===== flow/config.mk =====
export PLATFORM = sky130hd
export DESIGN_NAME = top_level
export DESIGN_NICKNAME = top_level
export VERILOG_FILES = /design/flow/design.v
export SDC_FILE = /design/flow/constraint.sdc
export NUM_CORES = 4
export LEC_CHECK = 0
export CAP_MARGIN = 20
export CORE_MARGIN = 2
export CORE_UTILIZATION = 18
export SLEW_MARGIN = 20

===== flow/constraint.sdc =====
create_clock -name core_clock -period 6.9 [get_ports {clk}]
set_input_delay 1.3800 -clock core_clock [delete_from_list [all_inputs] [get_ports {clk}]]
set_output_delay 1.3800 -clock core_clock [all_outputs]
set_load 0.01 [all_outputs]

===== flow/design.v =====
module abs_difference
#(parameter WIDTH = 8)
(ori, can, abs);
	input [WIDTH-1:0] ori, can;
	wire signed[WIDTH:0] neg1, neg2;
	output  [WIDTH-1:0] abs;
	assign neg1 = ori - can;
	assign neg2 = can - ori;
	assign abs = (neg1 < 0)? neg2[7:0] : neg1[7:0];
endmodule	
module SAD_4x8
#(parameter WIDTH = 8)
(
	input clk, rst, en,
	input [WIDTH-1:0]
		ori_0,
		ori_1,
		ori_2,
		ori_3,
		ori_4,
		ori_5,
		ori_6,
		ori_7,
		ori_8,
		ori_9,
		ori_10,
		ori_11,
		ori_12,
		ori_13,
		ori_14,
		ori_15,
		ori_16,
		ori_17,
		ori_18,
		ori_19,
		ori_20,
		ori_21,
		ori_22,
		ori_23,
		ori_24,
		ori_25,
		ori_26,
		ori_27,
		ori_28,
		ori_29,
		ori_30,
		ori_31,
		can_0,
		can_1,
		can_2,
		can_3,
		can_4,
		can_5,
		can_6,
		can_7,
		can_8,
		can_9,
		can_10,
		can_11,
		can_12,
		can_13,
		can_14,
		can_15,
		can_16,
		can_17,
		can_18,
		can_19,
		can_20,
		can_21,
		can_22,
		can_23,
		can_24,
		can_25,
		can_26,
		can_27,
		can_28,
		can_29,
		can_30,
		can_31,
	output [WIDTH+4:0] out_sad
 );
	reg [WIDTH-1:0] reg_ori_0,
					reg_ori_1,
					reg_ori_2,
					reg_ori_3,
					reg_ori_4,
					reg_ori_5,
					reg_ori_6,
					reg_ori_7,
					reg_ori_8,
					reg_ori_9,
					reg_ori_10,
					reg_ori_11,
					reg_ori_12,
					reg_ori_13,
					reg_ori_14,
					reg_ori_15,
					reg_ori_16,
					reg_ori_17,
					reg_ori_18,
					reg_ori_19,
					reg_ori_20,
					reg_ori_21,
					reg_ori_22,
					reg_ori_23,
					reg_ori_24,
					reg_ori_25,
					reg_ori_26,
					reg_ori_27,
					reg_ori_28,
					reg_ori_29,
					reg_ori_30,
					reg_ori_31,
					reg_can_0,
					reg_can_1,
					reg_can_2,
					reg_can_3,
					reg_can_4,
					reg_can_5,
					reg_can_6,
					reg_can_7,
					reg_can_8,
					reg_can_9,
					reg_can_10,
					reg_can_11,
					reg_can_12,
					reg_can_13,
					reg_can_14,
					reg_can_15,
					reg_can_16,
					reg_can_17,
					reg_can_18,
					reg_can_19,
					reg_can_20,
					reg_can_21,
					reg_can_22,
					reg_can_23,
					reg_can_24,
					reg_can_25,
					reg_can_26,
					reg_can_27,
					reg_can_28,
					reg_can_29,
					reg_can_30,
					reg_can_31;
	reg [WIDTH+1:0] reg_sum_0,
					reg_sum_1,
					reg_sum_2,
					reg_sum_3,
					reg_sum_4,
					reg_sum_5,
					reg_sum_6,
					reg_sum_7;
	reg [WIDTH+4:0] reg_total_sum;
	reg reg_en;
	wire [WIDTH+1:0] sum_0,
					 sum_1,
					 sum_2,
					 sum_3,
					 sum_4,
					 sum_5,
					 sum_6,
					 sum_7;
	wire [WIDTH-1:0] abs_diff_0,
					 abs_diff_1,
					 abs_diff_2,
					 abs_diff_3,
					 abs_diff_4,
					 abs_diff_5,
					 abs_diff_6,
					 abs_diff_7,
					 abs_diff_8,
					 abs_diff_9,
		 			 abs_diff_10,
		 			 abs_diff_11,
		 			 abs_diff_12,
		 			 abs_diff_13,
					 abs_diff_14,
					 abs_diff_15,
					 abs_diff_16,
					 abs_diff_17,
					 abs_diff_18,
					 abs_diff_19,
					 abs_diff_20,
					 abs_diff_21,
					 abs_diff_22,
					 abs_diff_23,
					 abs_diff_24,
					 abs_diff_25,
					 abs_diff_26,
					 abs_diff_27,
					 abs_diff_28,
					 abs_diff_29,
					 abs_diff_30,
					 abs_diff_31;
	always @(posedge clk)
	begin
		if(rst)
		begin
			reg_ori_0 <= 0;
			reg_ori_1 <= 0;
			reg_ori_2 <= 0;
			reg_ori_3 <= 0;
			reg_ori_4 <= 0;
			reg_ori_5 <= 0;
			reg_ori_6 <= 0;
			reg_ori_7 <= 0;
			reg_ori_8 <= 0;
			reg_ori_9 <= 0;
			reg_ori_10 <= 0;
			reg_ori_11 <= 0;
			reg_ori_12 <= 0;
			reg_ori_13 <= 0;
			reg_ori_14 <= 0;
			reg_ori_15 <= 0;
			reg_ori_16 <= 0;
			reg_ori_17 <= 0;
			reg_ori_18 <= 0;
			reg_ori_19 <= 0;
			reg_ori_20 <= 0;
			reg_ori_21 <= 0;
			reg_ori_22 <= 0;
			reg_ori_23 <= 0;
			reg_ori_24 <= 0;
			reg_ori_25 <= 0;
			reg_ori_26 <= 0;
			reg_ori_27 <= 0;
			reg_ori_28 <= 0;
			reg_ori_29 <= 0;
			reg_ori_30 <= 0;
			reg_ori_31 <= 0;
			reg_can_0 <= 0;
			reg_can_1 <= 0;
			reg_can_2 <= 0;
			reg_can_3 <= 0;
			reg_can_4 <= 0;
			reg_can_5 <= 0;
			reg_can_6 <= 0;
			reg_can_7 <= 0;
			reg_can_8 <= 0;
			reg_can_9 <= 0;
			reg_can_10 <= 0;
			reg_can_11 <= 0;
			reg_can_12 <= 0;
			reg_can_13 <= 0;
			reg_can_14 <= 0;
			reg_can_15 <= 0;
			reg_can_16 <= 0;
			reg_can_17 <= 0;
			reg_can_18 <= 0;
			reg_can_19 <= 0;
			reg_can_20 <= 0;
			reg_can_21 <= 0;
			reg_can_22 <= 0;
			reg_can_23 <= 0;
			reg_can_24 <= 0;
			reg_can_25 <= 0;
			reg_can_26 <= 0;
			reg_can_27 <= 0;
			reg_can_28 <= 0;
			reg_can_29 <= 0;
			reg_can_30 <= 0;
			reg_can_31 <= 0;
			reg_en <= 0;			
		end
		else
		begin
			if(en)
			begin
				reg_ori_0 <= ori_0;
				reg_ori_1 <= ori_1;
				reg_ori_2 <= ori_2;
				reg_ori_3 <= ori_3;
				reg_ori_4 <= ori_4;
				reg_ori_5 <= ori_5;
				reg_ori_6 <= ori_6;
				reg_ori_7 <= ori_7;
				reg_ori_8 <= ori_8;
				reg_ori_9 <= ori_9;
				reg_ori_10 <= ori_10;
				reg_ori_11 <= ori_11;
				reg_ori_12 <= ori_12;
				reg_ori_13 <= ori_13;
				reg_ori_14 <= ori_14;
				reg_ori_15 <= ori_15;
				reg_ori_16 <= ori_16;
				reg_ori_17 <= ori_17;
				reg_ori_18 <= ori_18;
				reg_ori_19 <= ori_19;
				reg_ori_20 <= ori_20;
				reg_ori_21 <= ori_21;
				reg_ori_22 <= ori_22;
				reg_ori_23 <= ori_23;
				reg_ori_24 <= ori_24;
				reg_ori_25 <= ori_25;
				reg_ori_26 <= ori_26;
				reg_ori_27 <= ori_27;
				reg_ori_28 <= ori_28;
				reg_ori_29 <= ori_29;
				reg_ori_30 <= ori_30;
				reg_ori_31 <= ori_31;
				reg_can_0 <= can_0;
				reg_can_1 <= can_1;
				reg_can_2 <= can_2;
				reg_can_3 <= can_3;
				reg_can_4 <= can_4;
				reg_can_5 <= can_5;
				reg_can_6 <= can_6;
				reg_can_7 <= can_7;
				reg_can_8 <= can_8;
				reg_can_9 <= can_9;
				reg_can_10 <= can_10;
				reg_can_11 <= can_11;
				reg_can_12 <= can_12;
				reg_can_13 <= can_13;
				reg_can_14 <= can_14;
				reg_can_15 <= can_15;
				reg_can_16 <= can_16;
				reg_can_17 <= can_17;
				reg_can_18 <= can_18;
				reg_can_19 <= can_19;
				reg_can_20 <= can_20;
				reg_can_21 <= can_21;
				reg_can_22 <= can_22;
				reg_can_23 <= can_23;
				reg_can_24 <= can_24;
				reg_can_25 <= can_25;
				reg_can_26 <= can_26;
				reg_can_27 <= can_27;
				reg_can_28 <= can_28;
				reg_can_29 <= can_29;
				reg_can_30 <= can_30;
				reg_can_31 <= can_31;
			end
			reg_en <= en;
		end
	end
	abs_difference #(WIDTH) b_abs_diff_0 (reg_ori_0, reg_can_0, abs_diff_0);
	abs_difference #(WIDTH) b_abs_diff_1 (reg_ori_1, reg_can_1, abs_diff_1);
	abs_difference #(WIDTH) b_abs_diff_2 (reg_ori_2, reg_can_2, abs_diff_2);
	abs_difference #(WIDTH) b_abs_diff_3 (reg_ori_3, reg_can_3, abs_diff_3);
	abs_difference #(WIDTH) b_abs_diff_4 (reg_ori_4, reg_can_4, abs_diff_4);
	abs_difference #(WIDTH) b_abs_diff_5 (reg_ori_5, reg_can_5, abs_diff_5);
	abs_difference #(WIDTH) b_abs_diff_6 (reg_ori_6, reg_can_6, abs_diff_6);
	abs_difference #(WIDTH) b_abs_diff_7 (reg_ori_7, reg_can_7, abs_diff_7);
	abs_difference #(WIDTH) b_abs_diff_8 (reg_ori_8, reg_can_8, abs_diff_8);
	abs_difference #(WIDTH) b_abs_diff_9 (reg_ori_9, reg_can_9, abs_diff_9);
	abs_difference #(WIDTH) b_abs_diff_10 (reg_ori_10, reg_can_10, abs_diff_10);
	abs_difference #(WIDTH) b_abs_diff_11 (reg_ori_11, reg_can_11, abs_diff_11);
	abs_difference #(WIDTH) b_abs_diff_12 (reg_ori_12, reg_can_12, abs_diff_12);
	abs_difference #(WIDTH) b_abs_diff_13 (reg_ori_13, reg_can_13, abs_diff_13);
	abs_difference #(WIDTH) b_abs_diff_14 (reg_ori_14, reg_can_14, abs_diff_14);
	abs_difference #(WIDTH) b_abs_diff_15 (reg_ori_15, reg_can_15, abs_diff_15);
	abs_difference #(WIDTH) b_abs_diff_16 (reg_ori_16, reg_can_16, abs_diff_16);
	abs_difference #(WIDTH) b_abs_diff_17 (reg_ori_17, reg_can_17, abs_diff_17);
	abs_difference #(WIDTH) b_abs_diff_18 (reg_ori_18, reg_can_18, abs_diff_18);
	abs_difference #(WIDTH) b_abs_diff_19 (reg_ori_19, reg_can_19, abs_diff_19);
	abs_difference #(WIDTH) b_abs_diff_20 (reg_ori_20, reg_can_20, abs_diff_20);
	abs_difference #(WIDTH) b_abs_diff_21 (reg_ori_21, reg_can_21, abs_diff_21);
	abs_difference #(WIDTH) b_abs_diff_22 (reg_ori_22, reg_can_22, abs_diff_22);
	abs_difference #(WIDTH) b_abs_diff_23 (reg_ori_23, reg_can_23, abs_diff_23);
	abs_difference #(WIDTH) b_abs_diff_24 (reg_ori_24, reg_can_24, abs_diff_24);
	abs_difference #(WIDTH) b_abs_diff_25 (reg_ori_25, reg_can_25, abs_diff_25);
	abs_difference #(WIDTH) b_abs_diff_26 (reg_ori_26, reg_can_26, abs_diff_26);
	abs_difference #(WIDTH) b_abs_diff_27 (reg_ori_27, reg_can_27, abs_diff_27);
	abs_difference #(WIDTH) b_abs_diff_28 (reg_ori_28, reg_can_28, abs_diff_28);
	abs_difference #(WIDTH) b_abs_diff_29 (reg_ori_29, reg_can_29, abs_diff_29);
	abs_difference #(WIDTH) b_abs_diff_30 (reg_ori_30, reg_can_30, abs_diff_30);
	abs_difference #(WIDTH) b_abs_diff_31 (reg_ori_31, reg_can_31, abs_diff_31);
	assign sum_0 = abs_diff_0 +
				   abs_diff_1 +
				   abs_diff_2 +
				   abs_diff_3;
	assign sum_1 = abs_diff_4 +
				   abs_diff_5 +
				   abs_diff_6 +
				   abs_diff_7;
	assign sum_2 = abs_diff_8 +
				   abs_diff_9 +
				   abs_diff_10 +
				   abs_diff_11;
    assign sum_3 = abs_diff_12 +
				   abs_diff_13 +
				   abs_diff_14 +
				   abs_diff_15;
	assign sum_4 = abs_diff_16 +
				   abs_diff_17 +
				   abs_diff_18 +
				   abs_diff_19;
	assign sum_5 = abs_diff_20 +
				   abs_diff_21 +
				   abs_diff_22 +
				   abs_diff_23;
	assign sum_6 = abs_diff_24 +
				   abs_diff_25 +
				   abs_diff_26 +
				   abs_diff_27;
	assign sum_7 = abs_diff_28 +
				   abs_diff_29 +
				   abs_diff_30 +
				   abs_diff_31;
	always @(posedge clk)
	begin
		if(rst)
		begin
			reg_sum_0 <= 0;
			reg_sum_1 <= 0;
			reg_sum_2 <= 0;
			reg_sum_3 <= 0;
			reg_sum_4 <= 0;
			reg_sum_5 <= 0;
			reg_sum_6 <= 0;
			reg_sum_7 <= 0;
		end
		else
		begin
			reg_sum_0 <= sum_0;
			reg_sum_1 <= sum_1;
			reg_sum_2 <= sum_2;
			reg_sum_3 <= sum_3;
			reg_sum_4 <= sum_4;
			reg_sum_5 <= sum_5;
			reg_sum_6 <= sum_6;
			reg_sum_7 <= sum_7;
		end
	end
	always @(posedge clk)
	begin
		if(rst)
		begin
			reg_total_sum <= 0;
		end
		else
		begin
			if(reg_en)
				reg_total_sum <= reg_sum_0 +
								 reg_sum_1 +
								 reg_sum_2 +
								 reg_sum_3 +
								 reg_sum_4 +
								 reg_sum_5 +
								 reg_sum_6 +
								 reg_sum_7;
		end
	end
	assign out_sad = reg_total_sum;
endmodule
module control
(
	input  clk, rst, init, finish, ack,
 	output en, done, rst_sad
);
	reg [3:0] state;
	reg reg_en, reg_done, reg_rst_sad;
	parameter INIT = 0, CALC = 1, WAIT = 2, DONE = 3;
	always @(state)
	begin
		case(state)
			INIT:
			begin
				reg_rst_sad = 1;
				reg_done = 0;
				reg_en = 0;
			end
			CALC:
			begin
				reg_rst_sad = 0;
				reg_done = 0;
				reg_en = 1;
			end
			WAIT:
			begin
				reg_rst_sad = 0;
				reg_done = 0;
				reg_en = 1;
			end
			DONE:
			begin
				reg_rst_sad = 0;
				reg_done = 1;
				reg_en = 0;
			end
			default:
			begin
				reg_rst_sad = 1;
				reg_done = 0;
				reg_en = 0;
			end
		endcase
	end
	always @(posedge clk or posedge rst)
	begin
		if(rst)
			state <= INIT;
		else
		begin
			case(state)
				INIT:
				begin
					if(init)
						state <= CALC;
					else
						state <= INIT;
				end
				CALC:
				begin
					if(init)
						state <= CALC;
					else
						state <= WAIT;
				end
				WAIT:
				begin
					if(finish)
						state <= DONE;
					else
						state <= WAIT;
				end
				DONE:
				begin
					if(ack)
						state <= INIT;
					else
						state <= DONE;
				end
			endcase
		end
	end
	assign rst_sad = reg_rst_sad;
	assign en = reg_en;
	assign done = reg_done;
endmodule
module top_level
#(parameter WIDTH = 8)
(
	input clk, rst, init, finish, ack,
	input [WIDTH-1:0]
		ori_0,
		ori_1,
		ori_2,
		ori_3,
		ori_4,
		ori_5,
		ori_6,
		ori_7,
		ori_8,
		ori_9,
		ori_10,
		ori_11,
		ori_12,
		ori_13,
		ori_14,
		ori_15,
		ori_16,
		ori_17,
		ori_18,
		ori_19,
		ori_20,
		ori_21,
		ori_22,
		ori_23,
		ori_24,
		ori_25,
		ori_26,
		ori_27,
		ori_28,
		ori_29,
		ori_30,
		ori_31,
		can_0,
		can_1,
		can_2,
		can_3,
		can_4,
		can_5,
		can_6,
		can_7,
		can_8,
		can_9,
		can_10,
		can_11,
		can_12,
		can_13,
		can_14,
		can_15,
		can_16,
		can_17,
		can_18,
		can_19,
		can_20,
		can_21,
		can_22,
		can_23,
		can_24,
		can_25,
		can_26,
		can_27,
		can_28,
		can_29,
		can_30,
		can_31,
	output done,
	output [WIDTH+4:0] out_sad
	);
	reg [WIDTH-1:0] reg_ori_0,
					reg_ori_1,
					reg_ori_2,
					reg_ori_3,
					reg_ori_4,
					reg_ori_5,
					reg_ori_6,
					reg_ori_7,
					reg_ori_8,
					reg_ori_9,
					reg_ori_10,
					reg_ori_11,
					reg_ori_12,
					reg_ori_13,
					reg_ori_14,
					reg_ori_15,
					reg_ori_16,
					reg_ori_17,
					reg_ori_18,
					reg_ori_19,
					reg_ori_20,
					reg_ori_21,
					reg_ori_22,
					reg_ori_23,
					reg_ori_24,
					reg_ori_25,
					reg_ori_26,
					reg_ori_27,
					reg_ori_28,
					reg_ori_29,
					reg_ori_30,
					reg_ori_31,
					reg_can_0,
					reg_can_1,
					reg_can_2,
					reg_can_3,
					reg_can_4,
					reg_can_5,
					reg_can_6,
					reg_can_7,
					reg_can_8,
					reg_can_9,
					reg_can_10,
					reg_can_11,
					reg_can_12,
					reg_can_13,
					reg_can_14,
					reg_can_15,
					reg_can_16,
					reg_can_17,
					reg_can_18,
					reg_can_19,
					reg_can_20,
					reg_can_21,
					reg_can_22,
					reg_can_23,
					reg_can_24,
					reg_can_25,
					reg_can_26,
					reg_can_27,
					reg_can_28,
					reg_can_29,
					reg_can_30,
					reg_can_31;
	wire rst_regs, en;
	control b_control(
		.clk(clk),
		.rst(rst),
		.init(init),
		.finish(finish),
		.ack(ack),
		.en(en),
		.done(done),
		.rst_sad(rst_regs)
		);
	SAD_4x8 b_SAD_4x8(
		.clk(clk),
		.rst(rst_regs),
		.en(en),
		.ori_0(ori_0),
		.ori_1(ori_1),
		.ori_2(ori_2),
		.ori_3(ori_3),
		.ori_4(ori_4),
		.ori_5(ori_5),
		.ori_6(ori_6),
		.ori_7(ori_7),
		.ori_8(ori_8),
		.ori_9(ori_9),
		.ori_10(ori_10),
		.ori_11(ori_11),
		.ori_12(ori_12),
		.ori_13(ori_13),
		.ori_14(ori_14),
		.ori_15(ori_15),
		.ori_16(ori_16),
		.ori_17(ori_17),
		.ori_18(ori_18),
		.ori_19(ori_19),
		.ori_20(ori_20),
		.ori_21(ori_21),
		.ori_22(ori_22),
		.ori_23(ori_23),
		.ori_24(ori_24),
		.ori_25(ori_25),
		.ori_26(ori_26),
		.ori_27(ori_27),
		.ori_28(ori_28),
		.ori_29(ori_29),
		.ori_30(ori_30),
		.ori_31(ori_31),
		.can_0(can_0),
		.can_1(can_1),
		.can_2(can_2),
		.can_3(can_3),
		.can_4(can_4),
		.can_5(can_5),
		.can_6(can_6),
		.can_7(can_7),
		.can_8(can_8),
		.can_9(can_9),
		.can_10(can_10),
		.can_11(can_11),
		.can_12(can_12),
		.can_13(can_13),
		.can_14(can_14),
		.can_15(can_15),
		.can_16(can_16),
		.can_17(can_17),
		.can_18(can_18),
		.can_19(can_19),
		.can_20(can_20),
		.can_21(can_21),
		.can_22(can_22),
		.can_23(can_23),
		.can_24(can_24),
		.can_25(can_25),
		.can_26(can_26),
		.can_27(can_27),
		.can_28(can_28),
		.can_29(can_29),
		.can_30(can_30),
		.can_31(can_31),
		.out_sad(out_sad)
		);
endmodule

===== flow/run.sh =====
#!/bin/bash
# the make line also repeats each setting of config.mk as NAME=value (left out here)
make -C /OpenROAD-flow-scripts/flow DESIGN_CONFIG=/design/flow/config.mk WORK_HOME=/design/flow/orfs CLKGATE_MAP_FILE= finish

==> impl_metrics.env, run 1 <==
# source this file to load flow results
export IMPL_viasPerCell=4.24
export IMPL_core_area_um2=280000
export IMPL_worstPathArrival_ns=6.53
export IMPL_first_pass_iters=6
export IMPL_tritoncts="yes"
export IMPL_grt_pass1_vias=42000
export IMPL_setup_worst_path_class="flip-flop to flip-flop"
export IMPL_grt_pass1_wl_um=247000
export IMPL_hold_end="b_SAD_4x8.reg_ori_17[7]$_SDFFE_PN0P_"
export IMPL_top_cell="inv_1"
export IMPL_place_hpwl_um=128000
export IMPL_avgSynthCellArea_um2=8.29
export IMPL_crit_chain="ha_1 -> fa_1 -> a21o_1 -> a21oi_1 -> nor2b_1 -> o21a_1 -> o41ai_1 -> xnor2_1 -> fa_1 -> inv_1 -> fa_1 -> fa_1 -> fa_1 -> inv_1 -> ha_1 -> a21o_1 -> a21o_1 -> a221oi_1 -> o21ai_0 -> and3_1 -> nor3_1"
export IMPL_min_path_type="flip-flop to flip-flop"
export IMPL_synth_top_area_share=0.239
export IMPL_clockBufferDepth=4
export IMPL_fillerInstances=30700
export IMPL_adder_share=0.233
export IMPL_die_y_um=535
export IMPL_top_level_ports=531
export IMPL_critPathMaxFanout=6
export IMPL_logic_area_um2=33900
export IMPL_postCtsSetupRepairBufs=0
export IMPL_tightest_slew_ns=0.893
export IMPL_cap_violations=0
export IMPL_synth_async_reset_ratio=0.00656
export IMPL_cts_clk_slew_worst_paths_ns=0.06
export IMPL_topCellsByArea="dfxtp_1, ha_1, fa_1, o31ai_1, inv_1"
export IMPL_crit_cells=21
export IMPL_syn_cell_area_um2=50700
export IMPL_topCombFamilyByArea="adder cells"
export IMPL_layout_setup_ws_ns=1.05
export IMPL_ys_sh_xor=0.0411
export IMPL_drt_drc_violations_left=0
export IMPL_cts_resized=0
export IMPL_cts_sinks=610
export IMPL_grt_max_degree=183
export IMPL_path_common_cell="fa_1"
export IMPL_chipWidth_um=535
export IMPL_worstSkewPairLatency_ns=0.78
export IMPL_startpoint="b_SAD_4x8.reg_sum_1[0]$_SDFF_PN0_"
export IMPL_ys_seq_elements=610
export IMPL_finalMaxSlewViolations=0
export IMPL_yosysWarnings=2
export IMPL_fin_nets=7798
export IMPL_drtIter0Drc=3224
export IMPL_rows=194
export IMPL_preCtsSetupSlack_ns=1.10
export IMPL_cts_hold_buf=0
export IMPL_fin_tns_setup_ns=0
export IMPL_final_util=0.225
export IMPL_seq_area_um2=12200
export IMPL_crit_family="adder cells"
export IMPL_mux_area_frac=0.0311
export IMPL_gp_congestion=0.870
export IMPL_grt_ovfl_total=0
export IMPL_netlist_cell_type_count=81
export IMPL_area_delta_synth_final_pct=24.0
export IMPL_syn_inst=6118
export IMPL_status="complete, no violations"
export IMPL_reg2reg_setup_slack_ns=1.05
export IMPL_routed_wl_um=163000
export IMPL_via_count=43500
export IMPL_warnings=265
export IMPL_max_freq_mhz=171
export IMPL_hold_viol_final=0
export IMPL_r2r_end="b_SAD_4x8.reg_total_sum[12]$_SDFFE_PN0P_"
export IMPL_cts_buffers=90
export IMPL_whs_ns=0.467
export IMPL_max_stage_delay_ns=0.52
export IMPL_postSynthSeqShare=0.241
export IMPL_end_kind="flip-flop"
export IMPL_path_buffers=2
export IMPL_hold_depth=2
export IMPL_top_cells_by_count="inv_1, nand2_1, ha_1"
export IMPL_ant_nets=0
export IMPL_yosysChipArea_um2=50700
export IMPL_wl_per_cell_um=15.9
export IMPL_crit_slowest_cell="fa_1"
export IMPL_finalSetupViolations=0
export IMPL_reg2reg_from="b_SAD_4x8.reg_sum_1[0]$_SDFF_PN0_"
export IMPL_cts_root_buf="clkbuf_16"
export IMPL_simple_gate_area_frac=0.139
export IMPL_ys_flop_type="dfxtp_1"
export IMPL_antenna_found_initial=18
export IMPL_required_ns=7.58
export IMPL_finClkSkew_ns=0.0376
export IMPL_syn_nets=7463
export IMPL_min_period_ns=5.85
export IMPL_synth_yosys_num_cells=6118
export IMPL_start_kind="flip-flop"
export IMPL_aoi_share=0.225
export IMPL_worstHoldStart="b_SAD_4x8.reg_ori_17[7]$_SDFFE_PN0P_"
export IMPL_rsz0062_at_grt="false"
export IMPL_grt_use_total=0.110
export IMPL_die_area_um2=286000
export IMPL_finalCritPeriodShare=0.847
export IMPL_reg2regPathDepth=21
export IMPL_edf_count=0
export IMPL_yosys_area_top_type="dfxtp_1"
export IMPL_slew_limit_headroom=0.405
export IMPL_crit_path_end="b_SAD_4x8.reg_total_sum[12]$_SDFFE_PN0P_"
export IMPL_portBuffers=530
export IMPL_fp_util=0.181
export IMPL_htreeDepth=3
per-stage QoR:
stage | cell area (um^2) | instances
6_report | 62800 | 10300
5_1_grt | 62800 | 10200
4_1_cts | 62800 | 10200
3_5_place_dp | 59700 | 10100
3_3_place_gp | 59700 | 10100
2_1_floorplan | 50700 | 6118
metal layers:
layer  wire (um)  GRT usage
met5          40          0
met3        8240     0.0174
met2       70700      0.172
met4        4070     0.0280
met1       79700      0.155
cell type report:
cell class / instances / area share
antenna: 7 / 0.000279
clock buffer: 121 / 0.0407
clock inverter: 40 / 0.00936
inverter: 886 / 0.0530
multi-input combinational: 4314 / 0.540
sequential: 610 / 0.195
tap: 3724 / 0.0741
timing repair buffer: 551 / 0.0877
==> inputs of run 2 (changes only) <==
Settings changed: CORE_UTILIZATION 18 to 72, SETUP_SLACK_MARGIN set to -0.34.
Clock period 6.9 ns to 5.27 ns, I/O delays scaled along.
==> run 2 against run 1 <==
  * Now fails the layout checks on setup timing
  * First-iteration DRC count increased by 29%
  * Maximum frequency grew 3.2%
  * Die size down 75%
  * Utilization grew 62 points
  * Sequential share of layout area grew 1.2 points
  * Critical path type unchanged
==> impl_metrics.env, run 2 <==
# source this file to load flow results
export IMPL_syn_cell_area_um2=50700
export IMPL_ant_nets=0
export IMPL_worstHoldStart="b_SAD_4x8.reg_ori_3[7]$_SDFFE_PN0P_"
export IMPL_cts_sinks=610
export IMPL_setup_worst_path_class="flip-flop to flip-flop"
export IMPL_die_area_um2=72500
export IMPL_core_area_um2=69900
export IMPL_topCombFamilyByArea="adder cells"
export IMPL_reg2regPathDepth=21
export IMPL_violations="setup timing"
export IMPL_rows=97
export IMPL_r2r_end="b_SAD_4x8.reg_total_sum[12]$_SDFFE_PN0P_"
export IMPL_dpl_cell_area_um2=56500
export IMPL_postSynthSeqShare=0.241
export IMPL_finClkSkew_ns=0.0267
export IMPL_topCellsByArea="dfxtp_1, ha_1, fa_1, o31ai_1, inv_1"
export IMPL_finalMaxSlewViolations=0
export IMPL_cts_clk_slew_worst_paths_ns=0.06
export IMPL_hold_depth=2
export IMPL_worstPathArrival_ns=6.18
export IMPL_adder_share=0.233
export IMPL_slew_limit_headroom=0.194
export IMPL_yosysChipArea_um2=50700
export IMPL_start_kind="flip-flop"
export IMPL_cts_hold_buf=0
export IMPL_final_cell_area_um2=59200
export IMPL_yosysWarnings=2
export IMPL_busiest_layer="met2"
export IMPL_htreeDepth=3
export IMPL_reg2reg_setup_slack_ns=-0.40
export IMPL_wl_per_cell_um=19.2
export IMPL_startpoint="b_SAD_4x8.reg_sum_0[0]$_SDFF_PN0_"
export IMPL_hold_end="b_SAD_4x8.reg_ori_3[7]$_SDFFE_PN0P_"
export IMPL_yosys_area_top_type="dfxtp_1"
export IMPL_simple_gate_area_frac=0.139
export IMPL_ys_flop_type="dfxtp_1"
export IMPL_layout_setup_ws_ns=-0.396
export IMPL_status="finished with violations"
export IMPL_cts_root_buf="clkbuf_16"
export IMPL_path_common_cell="fa_1"
export IMPL_max_freq_mhz=176
export IMPL_grtUsageMet2=0.661
export IMPL_grt_pass1_vias=46400
export IMPL_place_hpwl_um=106000
export IMPL_synth_yosys_num_cells=6118
export IMPL_routed_wl_um=143000
export IMPL_ys_sh_xor=0.0411
export IMPL_syn_nets=7463
export IMPL_min_path_type="flip-flop to flip-flop"
export IMPL_viasPerCell=6.22
export IMPL_crit_family="adder cells"
export IMPL_first_pass_iters=8
export IMPL_crit_cells=21
export IMPL_finalCritPeriodShare=1.08
export IMPL_synth_async_reset_ratio=0.00656
export IMPL_whs_ns=0.466
export IMPL_fin_nets=7823
export IMPL_hold_viol_final=0
export IMPL_tritoncts="yes"
export IMPL_avgSynthCellArea_um2=8.29
export IMPL_via_count=46500
export IMPL_crit_slowest_cell="or4_4"
export IMPL_synth_top_area_share=0.239
export IMPL_gp_congestion=0.965
export IMPL_top_level_ports=531
export IMPL_rsz0062_at_grt="true"
export IMPL_crit_path_end="b_SAD_4x8.reg_total_sum[12]$_SDFFE_PN0P_"
export IMPL_grt_use_total=0.381
export IMPL_drt_drc_violations_left=0
export IMPL_cap_violations=0
export IMPL_fp_util=0.725
export IMPL_portBuffers=530
export IMPL_chipWidth_um=269
export IMPL_end_kind="flip-flop"
export IMPL_die_y_um=269
export IMPL_grt_max_degree=233
export IMPL_warnings=278
export IMPL_syn_inst=6118
export IMPL_aoi_share=0.225
export IMPL_worstSkewPairLatency_ns=0.64
export IMPL_grt_pass1_wl_um=231000
export IMPL_critPathMaxFanout=2
export IMPL_top_cells_by_count="inv_1, nand2_1, ha_1"
export IMPL_grt_ovfl_total=0
export IMPL_mux_area_frac=0.0311
export IMPL_reg2reg_from="b_SAD_4x8.reg_sum_0[0]$_SDFF_PN0_"
export IMPL_met3_usage=0.0584
export IMPL_path_buffers=3
export IMPL_drtIter0Drc=4169
export IMPL_fin_tns_setup_ns=-1.49
export IMPL_cts_buffers=70
export IMPL_preCtsSetupSlack_ns=-0.458
export IMPL_required_ns=5.78
export IMPL_area_delta_synth_final_pct=16.7
export IMPL_max_stage_delay_ns=0.56
export IMPL_tightest_slew_ns=1.21
export IMPL_antenna_found_initial=2
export IMPL_crit_chain="ha_4 -> buf_4 -> a21o_1 -> a21oi_2 -> o21ai_2 -> or4_4 -> a2111o_1 -> o211ai_1 -> fa_1 -> inv_2 -> fa_1 -> fa_1 -> fa_1 -> inv_2 -> ha_4 -> a21o_1 -> a21o_1 -> a221oi_2 -> o21ai_2 -> nor3b_2 -> nor3_2"
export IMPL_use_met1=0.455
export IMPL_min_period_ns=5.67
export IMPL_netlist_cell_type_count=81
export IMPL_top_cell="inv_1"
export IMPL_ys_seq_elements=610
export IMPL_finalSetupViolations=10
export IMPL_clockBufferDepth=3
export IMPL_edf_count=0
==> run 2: metal layers <==
layer / vias up / routed length [um]
li1: 21900 / -
met1: 22000 / 56100
met2: 2045 / 68900
met3: 495 / 9910
met4: 0 / 8170
met5: - / 0
==> run 2: per-stage QoR <==
step / utilization / cells
global route: 0.846 / 7470
detailed placement: 0.809 / 7343
CTS: 0.843 / 7466
finish: 0.846 / 7471
global placement: 0.809 / 7343
floorplan: - / 6118
==> run 2: repair_timing <==
item                                   4_1_cts  5_1_grt
gates cloned                                 0        0
setup endpoints to repair                    1       14
resized                                      5       46
endpoints found under the hold margin        0        0
pin swaps                                    1       42
setup buffers                                0        4
==> run 2: cell type report <==
cell class                      count  area (um^2)
Antenna cell                        2         5.00
Clock buffer                       91         2010
Clock inverter                     32          390
Fill cell                        4206        10800
Inverter                          886         3330
Multi-Input combinational cell   4314        34100
Sequential cell                   610        12200
Tap cell                          940         1180
Timing Repair Buffer              596         5880
==> inputs of run 3 (changes only) <==
Settings changed: CAP_MARGIN 20 to 15, CELL_PAD_IN_SITES_DETAIL_PLACEMENT set to 2, CORE_ASPECT_RATIO set to 1.48, CORE_UTILIZATION 72 to 52, CTS_CLUSTER_DIAMETER set to 74, HOLD_SLACK_MARGIN set to 0.08, MAX_ROUTING_LAYER set to met5, PLACE_DENSITY_LB_ADDON set to 0.13, SETUP_SLACK_MARGIN -0.34 to not set, SLEW_MARGIN 20 to 10, TNS_END_PERCENT set to 100.
Clock period 5.27 ns to 4.52 ns, I/O delays scaled along.
==> run 3 against run 2 <==
  * The run now fails in detailed placement (3_5_place_dp)
  * Synthesized cell count stayed put
  * Area after synthesis stayed put
  * Die size is 38% higher
==> impl_metrics.env, run 3 <==
# source this file to load flow results
export IMPL_syn_inst=6118
export IMPL_avgSynthCellArea_um2=8.29
export IMPL_adder_share=0.233
export IMPL_edf_count=0
export IMPL_yosysChipArea_um2=50700
export IMPL_mux_area_frac=0.0311
export IMPL_ys_seq_elements=610
export IMPL_netlist_cell_type_count=81
export IMPL_top_level_ports=531
export IMPL_die_area_um2=100000
export IMPL_fp_util=0.523
export IMPL_lastStage="detailed placement (3_5_place_dp)"
export IMPL_ys_flop_type="dfxtp_1"
export IMPL_gp_congestion=0.955
export IMPL_status="aborted with a tool error"
export IMPL_ys_sh_xor=0.0411
export IMPL_chipWidth_um=261
export IMPL_yosys_area_top_type="dfxtp_1"
export IMPL_rows=139
export IMPL_simple_gate_area_frac=0.139
export IMPL_synth_async_reset_ratio=0.00656
export IMPL_top_cells_by_count="inv_1, nand2_1, ha_1"
export IMPL_yosysWarnings=2
export IMPL_syn_nets=7463
export IMPL_portBuffers=530
export IMPL_core_area_um2=96900
export IMPL_aoi_share=0.225
export IMPL_error="[ERROR DPL-0033] detailed placement checks failed during check placement."
export IMPL_syn_cell_area_um2=50700
export IMPL_die_y_um=384
export IMPL_topCombFamilyByArea="adder cells"
export IMPL_top_cell="inv_1"
export IMPL_topCellsByArea="dfxtp_1, ha_1, fa_1, o31ai_1, inv_1"
export IMPL_postSynthSeqShare=0.241
export IMPL_synth_yosys_num_cells=6118
export IMPL_synth_top_area_share=0.239
[run 3: metrics by stage]
| step | setup TNS (ns) | hold WS (ns) | cells |
|---|---|---|---|
| 3_3_place_gp | -11.23 | 0.449 | 8267 |
| 2_1_floorplan | -1.81 | 0.440 | 6118 |
==> inputs of run 4 (changes only) <==
Settings changed: ABC_AREA set to 1, CAP_MARGIN 15 to 20, CELL_PAD_IN_SITES_DETAIL_PLACEMENT 2 to not set, CORE_ASPECT_RATIO 1.48 to 0.5, CORE_UTILIZATION 52 to 72, CTS_CLUSTER_DIAMETER 74 to 371, CTS_CLUSTER_SIZE set to 97, HOLD_SLACK_MARGIN 0.08 to -0.07, MAX_ROUTING_LAYER met5 to not set, PLACE_DENSITY set to 0.36, PLACE_DENSITY_LB_ADDON 0.13 to not set, SETUP_SLACK_MARGIN set to -0.13, SLEW_MARGIN 10 to 20, TNS_END_PERCENT 100 to 5.
Clock period 4.52 ns to 3.25 ns, I/O delays scaled along.
==> run 4 against run 3 <==
  * The flow stops in global routing (5_1_grt)
  * Area after synthesis increased by 8.0%
  * Die size decreased by 22%
  * Synthesized cell count increased by 33%
==> impl_metrics.env, run 4 <==
# source this file to load flow results
export IMPL_synth_async_reset_ratio=0.00656
export IMPL_ys_flop_type="dfxtp_1"
export IMPL_core_area_um2=75200
export IMPL_synth_yosys_num_cells=8158
export IMPL_die_y_um=199
export IMPL_topCellsByArea="dfxtp_1, ha_1, inv_1, nand2_1, o21ai_0"
export IMPL_clockBufferDepth=3
export IMPL_simple_gate_area_frac=0.187
export IMPL_postSynthSeqShare=0.223
export IMPL_cts_hold_buf=0
export IMPL_netlist_cell_type_count=41
export IMPL_top_cell="inv_1"
export IMPL_cts_root_buf="clkbuf_16"
export IMPL_synth_top_area_share=0.222
export IMPL_top_level_ports=531
export IMPL_yosysWarnings=2
export IMPL_die_area_um2=78400
export IMPL_aoi_share=0.176
export IMPL_syn_inst=8158
export IMPL_adder_share=0.216
export IMPL_cts_buffers=10
export IMPL_htreeDepth=1
export IMPL_avgSynthCellArea_um2=6.71
export IMPL_ys_seq_elements=610
export IMPL_edf_count=0
export IMPL_fp_util=0.728
export IMPL_place_hpwl_um=130000
export IMPL_lastStage="global routing (5_1_grt)"
export IMPL_ys_sh_xor=0.0490
export IMPL_cts_sinks=610
export IMPL_gp_congestion=1.00
export IMPL_yosys_area_top_type="dfxtp_1"
export IMPL_mux_area_frac=0
export IMPL_top_cells_by_count="inv_1, nand2_1, o21ai_0"
export IMPL_topCombFamilyByArea="adder cells"
export IMPL_syn_cell_area_um2=54700
export IMPL_yosysChipArea_um2=54700
export IMPL_portBuffers=530
export IMPL_chipWidth_um=394
export IMPL_syn_nets=9503
export IMPL_preCtsSetupSlack_ns=-1.30
export IMPL_rows=71
export IMPL_status="aborted with a tool error"
[run 4: per-stage QoR]
stage                util  hold WS, ns  cell area, um^2  std cells
CTS                 0.919       0.0839            69200      10500
detailed placement  0.903        0.479            68000      10500
global placement    0.903        0.468            68000      10500
floorplan               -        0.415            54900       8158
[run 4: timing repair]
item	4_1_cts
resized	181
endpoints found under the setup margin	80
pin swaps	68
setup buffers	12
==> inputs of run 5 (changes only) <==
Settings changed: CAP_MARGIN 20 to 15, CELL_PAD_IN_SITES_DETAIL_PLACEMENT set to 2, CELL_PAD_IN_SITES_GLOBAL_PLACEMENT set to 2, CORE_ASPECT_RATIO 0.5 to 1.47, CORE_MARGIN 2 to 10, CORE_UTILIZATION 72 to 37, CTS_CLUSTER_DIAMETER 371 to 172, CTS_CLUSTER_SIZE 97 to not set, GPL_ROUTABILITY_DRIVEN set to 1, HOLD_SLACK_MARGIN -0.07 to 0.09, MAX_ROUTING_LAYER set to met4, PLACE_DENSITY 0.36 to not set, PLACE_DENSITY_LB_ADDON set to 0.27, SETUP_SLACK_MARGIN -0.13 to 1.19, SLEW_MARGIN 20 to 35, TNS_END_PERCENT 5 to 60.
Clock period 3.25 ns to 6.38 ns, I/O delays scaled along.
==> run 5 against run 4 <==
  * Now clean on timing, DRC and antenna
  * Area after synthesis is the same
  * Die size grew 110%
  * Synthesized cell count is the same
==> impl_metrics.env, run 5 <==
# source this file to load flow results
export IMPL_hold_depth=2
export IMPL_die_area_um2=164000
export IMPL_yosysWarnings=2
export IMPL_syn_inst=8158
export IMPL_min_period_ns=4.86
export IMPL_topCombFamilyByArea="adder cells"
export IMPL_reg2regPathDepth=19
export IMPL_postSynthSeqShare=0.223
export IMPL_htreeDepth=3
export IMPL_final_util=0.437
export IMPL_tightest_slew_ns=0.956
export IMPL_ant_nets=0
export IMPL_grt_ovfl_total=0
export IMPL_finalSetupViolations=0
export IMPL_setup_worst_path_class="flip-flop to flip-flop"
export IMPL_topCellsByArea="dfxtp_1, ha_1, inv_1, nand2_1, o21ai_0"
export IMPL_ys_flop_type="dfxtp_1"
export IMPL_path_common_cell="inv_1"
export IMPL_simple_gate_area_frac=0.187
export IMPL_finalMaxSlewViolations=0
export IMPL_min_path_type="flip-flop to flip-flop"
export IMPL_cts_clk_slew_worst_paths_ns=0.06
export IMPL_max_stage_delay_ns=0.55
export IMPL_required_ns=6.97
export IMPL_aoi_share=0.176
export IMPL_slew_limit_headroom=0.362
export IMPL_portBuffers=530
export IMPL_adder_share=0.216
export IMPL_synth_async_reset_ratio=0.00656
export IMPL_grt_max_degree=240
export IMPL_place_hpwl_um=167000
export IMPL_crit_path_end="b_SAD_4x8.reg_total_sum[7]$_SDFFE_PN0P_"
export IMPL_reg2reg_from="b_SAD_4x8.reg_sum_1[0]$_SDFF_PN0_"
export IMPL_warnings=276
export IMPL_yosys_area_top_type="dfxtp_1"
export IMPL_avgSynthCellArea_um2=6.71
export IMPL_r2r_end="b_SAD_4x8.reg_total_sum[7]$_SDFFE_PN0P_"
export IMPL_clockBufferDepth=3
export IMPL_via_count=53500
export IMPL_fin_nets=9871
export IMPL_yosysChipArea_um2=54700
export IMPL_die_y_um=486
export IMPL_crit_chain="ha_1 -> fa_2 -> inv_1 -> fa_1 -> inv_1 -> fa_1 -> inv_1 -> fa_1 -> inv_1 -> ha_1 -> ha_1 -> fa_1 -> nand3_1 -> nand3_1 -> a21oi_1 -> or2_2 -> nand3_1 -> nand2_1 -> inv_1"
export IMPL_netlist_cell_type_count=41
export IMPL_drtIter0Drc=1744
export IMPL_crit_cells=19
export IMPL_syn_cell_area_um2=54700
export IMPL_start_kind="flip-flop"
export IMPL_cts_resized=0
export IMPL_gp_congestion=0.894
export IMPL_synth_top_area_share=0.222
export IMPL_path_buffers=5
export IMPL_wl_per_cell_um=20.1
export IMPL_viasPerCell=5.10
export IMPL_cap_violations=0
export IMPL_edf_count=0
export IMPL_end_kind="flip-flop"
export IMPL_rows=171
export IMPL_area_delta_synth_final_pct=17.6
export IMPL_hold_end="b_SAD_4x8.reg_total_sum[6]$_SDFFE_PN0P_"
export IMPL_tritoncts="yes"
export IMPL_ys_seq_elements=610
export IMPL_grt_use_total=0.259
export IMPL_worstSkewPairLatency_ns=0.71
export IMPL_cts_sinks=610
export IMPL_crit_family="adder cells"
export IMPL_synth_yosys_num_cells=8158
export IMPL_whs_ns=0.501
export IMPL_rsz0062_at_grt="true"
export IMPL_antenna_found_initial=10
export IMPL_first_pass_iters=5
export IMPL_mux_area_frac=0
export IMPL_worstPathArrival_ns=5.45
export IMPL_top_level_ports=531
export IMPL_routed_wl_um=211000
export IMPL_syn_nets=9503
export IMPL_reg2reg_setup_slack_ns=1.52
export IMPL_ys_sh_xor=0.0490
export IMPL_crit_slowest_cell="fa_1"
export IMPL_grt_pass1_vias=61100
export IMPL_hold_viol_final=0
export IMPL_postCtsSetupRepairBufs=0
export IMPL_worstHoldStart="b_SAD_4x8.reg_total_sum[6]$_SDFFE_PN0P_"
export IMPL_finClkSkew_ns=0.0211
export IMPL_finalCritPeriodShare=0.761
export IMPL_cts_buffers=78
export IMPL_fin_tns_setup_ns=0
export IMPL_top_cell="inv_1"
export IMPL_cts_root_buf="clkbuf_16"
export IMPL_critPathMaxFanout=4
export IMPL_drt_drc_violations_left=0
export IMPL_cts_hold_buf=0
export IMPL_fp_util=0.371
export IMPL_status="complete, no violations"
export IMPL_grt_pass1_wl_um=334000
export IMPL_startpoint="b_SAD_4x8.reg_sum_1[0]$_SDFF_PN0_"
export IMPL_chipWidth_um=337
export IMPL_core_area_um2=147000
export IMPL_top_cells_by_count="inv_1, nand2_1, o21ai_0"
export IMPL_max_freq_mhz=206
## run 5: cell type report
| type | count | area, um^2 |
|---|---|---|
| Antenna cell | 6 | 15.0 |
| Clock buffer | 106 | 2250 |
| Clock inverter | 32 | 608 |
| Fill cell | 17700 | 83000 |
| Inverter | 1843 | 6930 |
| Multi-Input combinational cell | 5450 | 34500 |
| Sequential cell | 610 | 12200 |
| Tap cell | 1903 | 2380 |
| Timing Repair Buffer | 543 | 5520 |
## run 5: metal layers
metal,share of wire,track usage
met3,0.031,0.0262
met2,0.55,0.497
met5,0,-
met1,0.40,0.282
met4,0.018,0.0556
## run 5: through the flow
step / std cells / instance area (um^2) / worst slack, ns
2_1_floorplan: 8158 / 54700 / 1.89
3_3_place_gp: 10300 / 61300 / 1.47
3_5_place_dp: 10300 / 61400 / 1.38
4_1_cts: 10500 / 64200 / 1.36
5_1_grt: 10500 / 64400 / 1.13
6_report: 10500 / 64400 / 1.52
==> inputs of run 6 (changes only) <==
Settings changed: ABC_AREA 1 to not set, CAP_MARGIN 15 to 20, CELL_PAD_IN_SITES_DETAIL_PLACEMENT 2 to not set, CELL_PAD_IN_SITES_GLOBAL_PLACEMENT 2 to 0, CORE_ASPECT_RATIO 1.47 to not set, CORE_MARGIN 10 to 2, CORE_UTILIZATION 37 to 68, CTS_CLUSTER_DIAMETER 172 to not set, CTS_CLUSTER_SIZE set to 33, GPL_ROUTABILITY_DRIVEN 1 to not set, HOLD_SLACK_MARGIN 0.09 to not set, MAX_ROUTING_LAYER met4 to not set, PLACE_DENSITY_LB_ADDON 0.27 to not set, SETUP_SLACK_MARGIN 1.19 to -0.32, SLEW_MARGIN 35 to 5, TNS_END_PERCENT 60 to not set.
Clock period 6.38 ns to 4.83 ns, I/O delays scaled along.
==> run 6 against run 5 <==
  * The layout now fails its checks (setup timing)
  * Clock-buffer cell count decreased by 3
  * Via count fell by 12%
  * Non-clock buffer count increased by 315
  * Critical path depth increased by 1
  * Largest cell class unchanged
  * Highest routed layer is now met5
==> impl_metrics.env, run 6 <==
# source this file to load flow results
export IMPL_reg2regPathDepth=20
export IMPL_clockBufferDepth=3
export IMPL_tritoncts="yes"
export IMPL_syn_cell_area_um2=50700
export IMPL_rows=100
export IMPL_cap_violations=0
export IMPL_cts_buffers=72
export IMPL_required_ns=5.35
export IMPL_ys_sh_xor=0.0411
export IMPL_synth_async_reset_ratio=0.00656
export IMPL_place_hpwl_um=111000
export IMPL_finalCritPeriodShare=1.14
export IMPL_yosysChipArea_um2=50700
export IMPL_top_cells_by_count="inv_1, nand2_1, ha_1"
export IMPL_top_level_ports=531
export IMPL_warnings=265
export IMPL_final_cell_area_um2=61800
export IMPL_finalSetupViolations=32
export IMPL_whs_ns=0.467
export IMPL_top_cell="inv_1"
export IMPL_drt_drc_violations_left=0
export IMPL_start_kind="flip-flop"
export IMPL_mux_area_frac=0.0311
export IMPL_fin_nets=8087
export IMPL_simple_gate_area_frac=0.139
export IMPL_antenna_found_initial=4
export IMPL_cts_clk_slew_worst_paths_ns=0.06
export IMPL_slew_limit_headroom=0.299
export IMPL_hold_depth=2
export IMPL_topCombFamilyByArea="adder cells"
export IMPL_htreeDepth=3
export IMPL_setup_worst_path_class="flip-flop to flip-flop"
export IMPL_startpoint="b_SAD_4x8.reg_sum_0[1]$_SDFF_PN0_"
export IMPL_status="finished with violations"
export IMPL_reg2reg_setup_slack_ns=-0.65
export IMPL_max_stage_delay_ns=0.55
export IMPL_finClkSkew_ns=0.0299
export IMPL_die_y_um=277
export IMPL_ys_flop_type="dfxtp_1"
export IMPL_tightest_slew_ns=1.05
export IMPL_path_common_cell="fa_1"
export IMPL_first_pass_iters=7
export IMPL_seq_area_um2=12200
export IMPL_dpl_cell_area_um2=58400
export IMPL_final_util=0.834
export IMPL_max_freq_mhz=182
export IMPL_gp_congestion=0.983
export IMPL_routed_wl_um=149000
export IMPL_grt_pass1_wl_um=235000
export IMPL_violations="setup timing"
export IMPL_crit_cells=20
export IMPL_fp_util=0.684
export IMPL_via_count=47400
export IMPL_path_buffers=3
export IMPL_crit_family="adder cells"
export IMPL_grt_use_total=0.369
export IMPL_hold_end="b_SAD_4x8.reg_ori_9[7]$_SDFFE_PN0P_"
export IMPL_worstPathArrival_ns=6.01
export IMPL_topCellsByArea="dfxtp_1, ha_1, fa_1, o31ai_1, inv_1"
export IMPL_layout_setup_ws_ns=-0.652
export IMPL_min_path_type="flip-flop to flip-flop"
export IMPL_edf_count=0
export IMPL_cts_hold_buf=0
export IMPL_grt_max_degree=226
export IMPL_core_area_um2=74100
export IMPL_chipWidth_um=277
export IMPL_area_delta_synth_final_pct=21.9
export IMPL_viasPerCell=6.10
export IMPL_worstHoldStart="b_SAD_4x8.reg_ori_9[7]$_SDFFE_PN0P_"
export IMPL_end_kind="flip-flop"
export IMPL_ant_nets=0
export IMPL_synth_top_area_share=0.239
export IMPL_logic_area_um2=34700
export IMPL_reg2reg_from="b_SAD_4x8.reg_sum_0[1]$_SDFF_PN0_"
export IMPL_r2r_end="b_SAD_4x8.reg_total_sum[11]$_SDFFE_PN0P_"
export IMPL_hold_viol_final=0
export IMPL_yosysWarnings=2
export IMPL_finalMaxSlewViolations=0
export IMPL_netlist_cell_type_count=81
export IMPL_ys_seq_elements=610
export IMPL_critPathMaxFanout=2
export IMPL_cts_sinks=610
export IMPL_avgSynthCellArea_um2=8.29
export IMPL_worstSkewPairLatency_ns=0.63
export IMPL_syn_nets=7463
export IMPL_postSynthSeqShare=0.241
export IMPL_synth_yosys_num_cells=6118
export IMPL_crit_chain="ha_4 -> a21o_1 -> a21oi_2 -> o21ai_2 -> or4_4 -> buf_4 -> nand2_4 -> xnor2_2 -> fa_1 -> inv_1 -> fa_1 -> fa_1 -> fa_1 -> inv_1 -> ha_1 -> a211o_1 -> a31oi_4 -> o31ai_2 -> and3_1 -> nor3_2"
export IMPL_crit_slowest_cell="fa_1"
export IMPL_fillerInstances=4484
export IMPL_drtIter0Drc=3644
export IMPL_aoi_share=0.225
export IMPL_yosys_area_top_type="dfxtp_1"
export IMPL_grt_ovfl_total=0
export IMPL_syn_inst=6118
export IMPL_portBuffers=530
export IMPL_adder_share=0.233
export IMPL_die_area_um2=76700
export IMPL_min_period_ns=5.48
export IMPL_rsz0062_at_grt="true"
export IMPL_cts_root_buf="clkbuf_16"
export IMPL_crit_path_end="b_SAD_4x8.reg_total_sum[11]$_SDFFE_PN0P_"
export IMPL_grt_pass1_vias=47300
export IMPL_wl_per_cell_um=19.1
[run 6: repair_timing]
action | 4_1_cts | 5_1_grt
gates resized | 30 | 147
pin swaps | 28 | 57
setup endpoints to repair | 9 | 35
setup buffers | 8 | 14
[run 6: per-stage QoR]
step	worst slack [ns]	TNS, ns	cells
after floorplan	-0.343	-1.10	6118
after global placement	-0.519	-3.12	7617
after detailed placement	-0.606	-5.84	7617
after CTS	-0.558	-7.17	7750
after global routing	-0.824	-14.50	7766
final	-0.652	-5.47	7766
[run 6: cell type report]
class | count | share of cell area
inverters | 886 | 0.0539
well taps | 969 | 0.0196
clock inverters | 23 | 0.00472
clock buffers | 103 | 0.0352
flip-flops and latches | 610 | 0.198
multi-input cells | 4314 | 0.561
repair buffers | 858 | 0.127
diodes | 3 | 0.000121
[run 6: routing by layer]
layer,up-vias,GRT usage,part of all wire
met5,-,0,0.000054
met4,2,0.194,0.058
met3,512,0.0503,0.062
met2,1915,0.642,0.48
met1,22500,0.443,0.40
li1,22500,-,-
==> inputs of run 7 (changes only) <==
Settings changed: CAP_MARGIN 20 to 5, CORE_ASPECT_RATIO set to 0.69, CORE_UTILIZATION 68 to 70, CTS_CLUSTER_SIZE 33 to 35, SETUP_SLACK_MARGIN -0.32 to -0.49.
Clock period 4.83 ns to 7.09 ns, I/O delays scaled along.
==> run 7 against run 6 <==
  * The run now finishes clean
  * Cell count shrank 4.4%
  * Maximum frequency is 7.2% lower
  * Design area fell by 5.1%
  * Critical path type unchanged
  * Critical endpoint is now b_SAD_4x8.reg_total_sum[12]$_SDFFE_PN0P_
  * Largest cell class unchanged
==> impl_metrics.env, run 7 <==
# source this file to load flow results
export IMPL_aoi_share=0.225
export IMPL_layout_setup_ws_ns=1.18
export IMPL_crit_cells=21
export IMPL_portBuffers=530
export IMPL_cts_resized=0
export IMPL_yosys_area_top_type="dfxtp_1"
export IMPL_r2r_end="b_SAD_4x8.reg_total_sum[12]$_SDFFE_PN0P_"
export IMPL_gp_congestion=0.989
export IMPL_tritoncts="yes"
export IMPL_crit_path_end="b_SAD_4x8.reg_total_sum[12]$_SDFFE_PN0P_"
export IMPL_final_util=0.823
export IMPL_top_cell="inv_1"
export IMPL_postCtsSetupRepairBufs=0
export IMPL_crit_chain="ha_1 -> fa_1 -> a21o_1 -> a21oi_1 -> nor2b_1 -> o21a_1 -> o41ai_1 -> xnor2_1 -> fa_1 -> inv_1 -> fa_1 -> fa_1 -> fa_1 -> inv_1 -> ha_1 -> a21o_1 -> a21o_1 -> a221oi_1 -> o21ai_0 -> and3_1 -> nor3_1"
export IMPL_slew_limit_headroom=0.182
export IMPL_first_pass_iters=6
export IMPL_cts_sinks=610
export IMPL_cts_buffers=67
export IMPL_start_kind="flip-flop"
export IMPL_worstSkewPairLatency_ns=0.63
export IMPL_adder_share=0.233
export IMPL_worstHoldStart="b_SAD_4x8.reg_ori_7[7]$_SDFFE_PN0P_"
export IMPL_synth_async_reset_ratio=0.00656
export IMPL_core_area_um2=71200
export IMPL_chipWidth_um=328
export IMPL_reg2reg_from="b_SAD_4x8.reg_sum_1[0]$_SDFF_PN0_"
export IMPL_hold_viol_final=0
export IMPL_viasPerCell=6.15
export IMPL_die_area_um2=74600
export IMPL_via_count=45700
export IMPL_max_stage_delay_ns=0.53
export IMPL_antenna_found_initial=2
export IMPL_rsz0062_at_grt="false"
export IMPL_area_delta_synth_final_pct=15.7
export IMPL_fin_nets=7766
export IMPL_fillerInstances=4552
export IMPL_startpoint="b_SAD_4x8.reg_sum_1[0]$_SDFF_PN0_"
export IMPL_grt_use_total=0.364
export IMPL_routed_wl_um=139000
export IMPL_reg2regPathDepth=21
export IMPL_die_y_um=228
export IMPL_max_freq_mhz=169
export IMPL_dpl_cell_area_um2=56200
export IMPL_setup_worst_path_class="flip-flop to flip-flop"
export IMPL_yosysWarnings=2
export IMPL_path_common_cell="fa_1"
export IMPL_end_kind="flip-flop"
export IMPL_drt_drc_violations_left=0
export IMPL_syn_nets=7463
export IMPL_placed_cells_incl_taps=7306
export IMPL_simple_gate_area_frac=0.139
export IMPL_ys_flop_type="dfxtp_1"
export IMPL_netlist_cell_type_count=81
export IMPL_cts_hold_buf=0
export IMPL_postSynthSeqShare=0.241
export IMPL_yosysChipArea_um2=50700
export IMPL_topCellsByArea="dfxtp_1, ha_1, fa_1, o31ai_1, inv_1"
export IMPL_syn_inst=6118
export IMPL_wl_per_cell_um=18.8
export IMPL_warnings=267
export IMPL_syn_cell_area_um2=50700
export IMPL_crit_family="adder cells"
export IMPL_finalMaxSlewViolations=0
export IMPL_finalCritPeriodShare=0.833
export IMPL_top_cells_by_count="inv_1, nand2_1, ha_1"
export IMPL_top_level_ports=531
export IMPL_required_ns=7.64
export IMPL_clockBufferDepth=3
export IMPL_finalSetupViolations=0
export IMPL_synth_top_area_share=0.239
export IMPL_whs_ns=0.461
export IMPL_synth_yosys_num_cells=6118
export IMPL_final_cell_area_um2=58600
export IMPL_edf_count=0
export IMPL_finClkSkew_ns=0.0156
export IMPL_crit_slowest_cell="fa_1"
export IMPL_min_period_ns=5.91
export IMPL_ant_nets=0
export IMPL_hold_depth=2
export IMPL_grt_pass1_vias=44100
export IMPL_drtIter0Drc=4425
export IMPL_fin_tns_setup_ns=0
export IMPL_reg2reg_setup_slack_ns=1.18
export IMPL_rows=81
export IMPL_grt_ovfl_total=0
export IMPL_ys_seq_elements=610
export IMPL_worstPathArrival_ns=6.46
export IMPL_critPathMaxFanout=6
export IMPL_min_path_type="flip-flop to flip-flop"
export IMPL_place_hpwl_um=105000
export IMPL_hold_end="b_SAD_4x8.reg_ori_7[7]$_SDFFE_PN0P_"
export IMPL_final_cells=7423
export IMPL_grt_pass1_wl_um=224000
export IMPL_ys_sh_xor=0.0411
export IMPL_fp_util=0.711
export IMPL_tightest_slew_ns=1.23
export IMPL_status="complete, no violations"
export IMPL_grt_max_degree=205
export IMPL_mux_area_frac=0.0311
export IMPL_preCtsSetupSlack_ns=1.25
export IMPL_cap_violations=0
export IMPL_cts_clk_slew_worst_paths_ns=0.07
export IMPL_topCombFamilyByArea="adder cells"
export IMPL_avgSynthCellArea_um2=8.29
export IMPL_cts_root_buf="clkbuf_16"
export IMPL_path_buffers=2
export IMPL_htreeDepth=3
-- run 7: final cells by class --
| type | count | area, um^2 | share of cell area |
|---|---|---|---|
| Multi-Input combinational cell | 4314 | 33900 | 0.579 |
| Sequential cell | 610 | 12200 | 0.209 |
| Timing Repair Buffer | 542 | 5470 | 0.0933 |
| Inverter | 886 | 3330 | 0.0568 |
| Clock buffer | 93 | 2080 | 0.0355 |
| Tap cell | 954 | 1190 | 0.0204 |
| Clock inverter | 23 | 402 | 0.00685 |
| Antenna cell | 1 | 2.50 | 0.0000427 |
-- run 7: per-layer routing --
layer,vias up,global-route usage,share of wire
met3,382,0.0538,0.075
met5,-,0,0
met2,1967,0.576,0.44
met4,0,0.150,0.043
li1,21800,-,-
met1,21500,0.500,0.44
==> inputs of run 8 (changes only) <==
Settings changed: CAP_MARGIN 5 to 0, CELL_PAD_IN_SITES_GLOBAL_PLACEMENT 0 to not set, CORE_ASPECT_RATIO 0.69 to not set, CORE_UTILIZATION 70 to 72, CTS_CLUSTER_DIAMETER set to 400, CTS_CLUSTER_SIZE 35 to 10, PLACE_DENSITY_LB_ADDON set to 0.27, SETUP_SLACK_MARGIN -0.49 to -0.48, SLEW_MARGIN 5 to 20.
Clock period 7.09 ns to 5.04 ns, I/O delays scaled along.
==> run 8 against run 7 <==
  * Now fails the layout checks on setup timing
  * Register-to-register slack got worse by 1.6 ns
  * Cell count rose by 0.97%
  * Die size fell by 2.8%
  * Clock skew rose by 0.018 ns
  * Area after synthesis did not move
  * Worst hold slack improved by 0.0073 ns
  * Largest cell class unchanged
==> impl_metrics.env, run 8 <==
# source this file to load flow results
export IMPL_end_kind="flip-flop"
export IMPL_postSynthSeqShare=0.241
export IMPL_grt_ovfl_total=0
export IMPL_fin_nets=7894
export IMPL_path_buffers=2
export IMPL_worstSkewPairLatency_ns=0.63
export IMPL_crit_cells=20
export IMPL_chipWidth_um=269
export IMPL_finalCritPeriodShare=1.08
export IMPL_warnings=267
export IMPL_postCtsSetupRepairBufs=0
export IMPL_simple_gate_area_frac=0.139
export IMPL_ys_flop_type="dfxtp_1"
export IMPL_grt_pass1_wl_um=228000
export IMPL_hold_viol_final=0
export IMPL_adder_share=0.233
export IMPL_tightest_slew_ns=1.41
export IMPL_final_util=0.846
export IMPL_yosysChipArea_um2=50700
export IMPL_worstPathArrival_ns=6.00
export IMPL_wl_per_cell_um=18.9
export IMPL_ant_nets=0
export IMPL_setup_worst_path_class="flip-flop to flip-flop"
export IMPL_syn_cell_area_um2=50700
export IMPL_grt_pass1_vias=46300
export IMPL_mux_area_frac=0.0311
export IMPL_r2r_end="b_SAD_4x8.reg_total_sum[12]$_SDFFE_PN0P_"
export IMPL_critPathMaxFanout=2
export IMPL_edf_count=0
export IMPL_crit_slowest_cell="fa_1"
export IMPL_gp_congestion=0.987
export IMPL_yosysWarnings=2
export IMPL_synth_async_reset_ratio=0.00656
export IMPL_viasPerCell=6.19
export IMPL_die_y_um=269
export IMPL_grt_use_total=0.377
export IMPL_violations="setup timing"
export IMPL_cap_violations=0
export IMPL_tritoncts="yes"
export IMPL_crit_chain="ha_1 -> a21o_1 -> a21oi_2 -> o21ai_2 -> or4_4 -> a2111o_1 -> o211ai_1 -> fa_1 -> inv_2 -> fa_1 -> fa_1 -> fa_1 -> inv_1 -> ha_4 -> a21o_1 -> a21o_1 -> a221oi_2 -> o21ai_1 -> and3_1 -> nor3_2"
export IMPL_reg2reg_from="b_SAD_4x8.reg_sum_1[1]$_SDFF_PN0_"
export IMPL_aoi_share=0.225
export IMPL_max_stage_delay_ns=0.50
export IMPL_synth_yosys_num_cells=6118
export IMPL_antenna_cells=0
export IMPL_max_freq_mhz=183
export IMPL_portBuffers=530
export IMPL_cts_root_buf="clkbuf_16"
export IMPL_drtIter0Drc=3886
export IMPL_htreeDepth=3
export IMPL_crit_path_end="b_SAD_4x8.reg_total_sum[12]$_SDFFE_PN0P_"
export IMPL_startpoint="b_SAD_4x8.reg_sum_1[1]$_SDFF_PN0_"
export IMPL_synth_top_area_share=0.239
export IMPL_cts_hold_buf=0
export IMPL_clockBufferDepth=3
export IMPL_netlist_cell_type_count=81
export IMPL_status="finished with violations"
export IMPL_path_common_cell="fa_1"
export IMPL_cts_buffers=70
export IMPL_start_kind="flip-flop"
export IMPL_core_area_um2=69900
export IMPL_min_period_ns=5.45
export IMPL_whs_ns=0.468
export IMPL_finalSetupViolations=22
export IMPL_topCombFamilyByArea="adder cells"
export IMPL_hold_end="b_SAD_4x8.reg_ori_12[7]$_SDFFE_PN0P_"
export IMPL_routed_wl_um=142000
export IMPL_avgSynthCellArea_um2=8.29
export IMPL_drt_drc_violations_left=0
export IMPL_slew_limit_headroom=0.0597
export IMPL_rsz0062_at_grt="true"
export IMPL_top_cell="inv_1"
export IMPL_rows=97
export IMPL_reg2regPathDepth=20
export IMPL_layout_setup_ws_ns=-0.410
export IMPL_finalMaxSlewViolations=0
export IMPL_reg2reg_setup_slack_ns=-0.41
export IMPL_ys_sh_xor=0.0411
export IMPL_via_count=46400
export IMPL_crit_family="adder cells"
export IMPL_place_hpwl_um=107000
export IMPL_finClkSkew_ns=0.0341
export IMPL_top_level_ports=531
export IMPL_required_ns=5.59
export IMPL_first_pass_iters=8
export IMPL_hold_depth=2
export IMPL_die_area_um2=72500
export IMPL_top_cells_by_count="inv_1, nand2_1, ha_1"
export IMPL_area_delta_synth_final_pct=16.7
export IMPL_min_path_type="flip-flop to flip-flop"
[run 8: metal layers]
metal	wire, um	GRT usage	share of wire	up-vias
li1	-	-	-	22000
met3	9120	0.0575	0.064	443
met1	55900	0.451	0.40	22000
met2	69000	0.660	0.49	1887
met5	0	0	0	-
met4	7430	0.183	0.053	0
[run 8: what timing repair did]
action                     CTS  global route
setup endpoints to repair    3            14
gates resized               11            32
pin swaps                    7            26
[run 8: stage by stage]
| step | TNS [ns] | setup WS (ns) | cells | cell area, um^2 |
|---|---|---|---|---|
| 4_1_cts | -3.76 | -0.470 | 7495 | 59000 |
| 5_1_grt | -11.34 | -0.585 | 7495 | 59100 |
| 3_3_place_gp | -1.72 | -0.521 | 7418 | 57100 |
| 2_1_floorplan | -0.583 | -0.393 | 6118 | 50700 |
| 3_5_place_dp | -3.36 | -0.655 | 7418 | 57100 |
| 6_report | -3.32 | -0.410 | 7495 | 59100 |
[run 8: final cells by class]
type                       count  area, um^2
clock inverter                 3        41.3
fill                        4276       10800
clock buffer                  75        1830
tap                          940        1180
multi-input combinational   4314       34100
sequential                   610       12200
timing repair buffer         667        6420
inverter                     886        3330
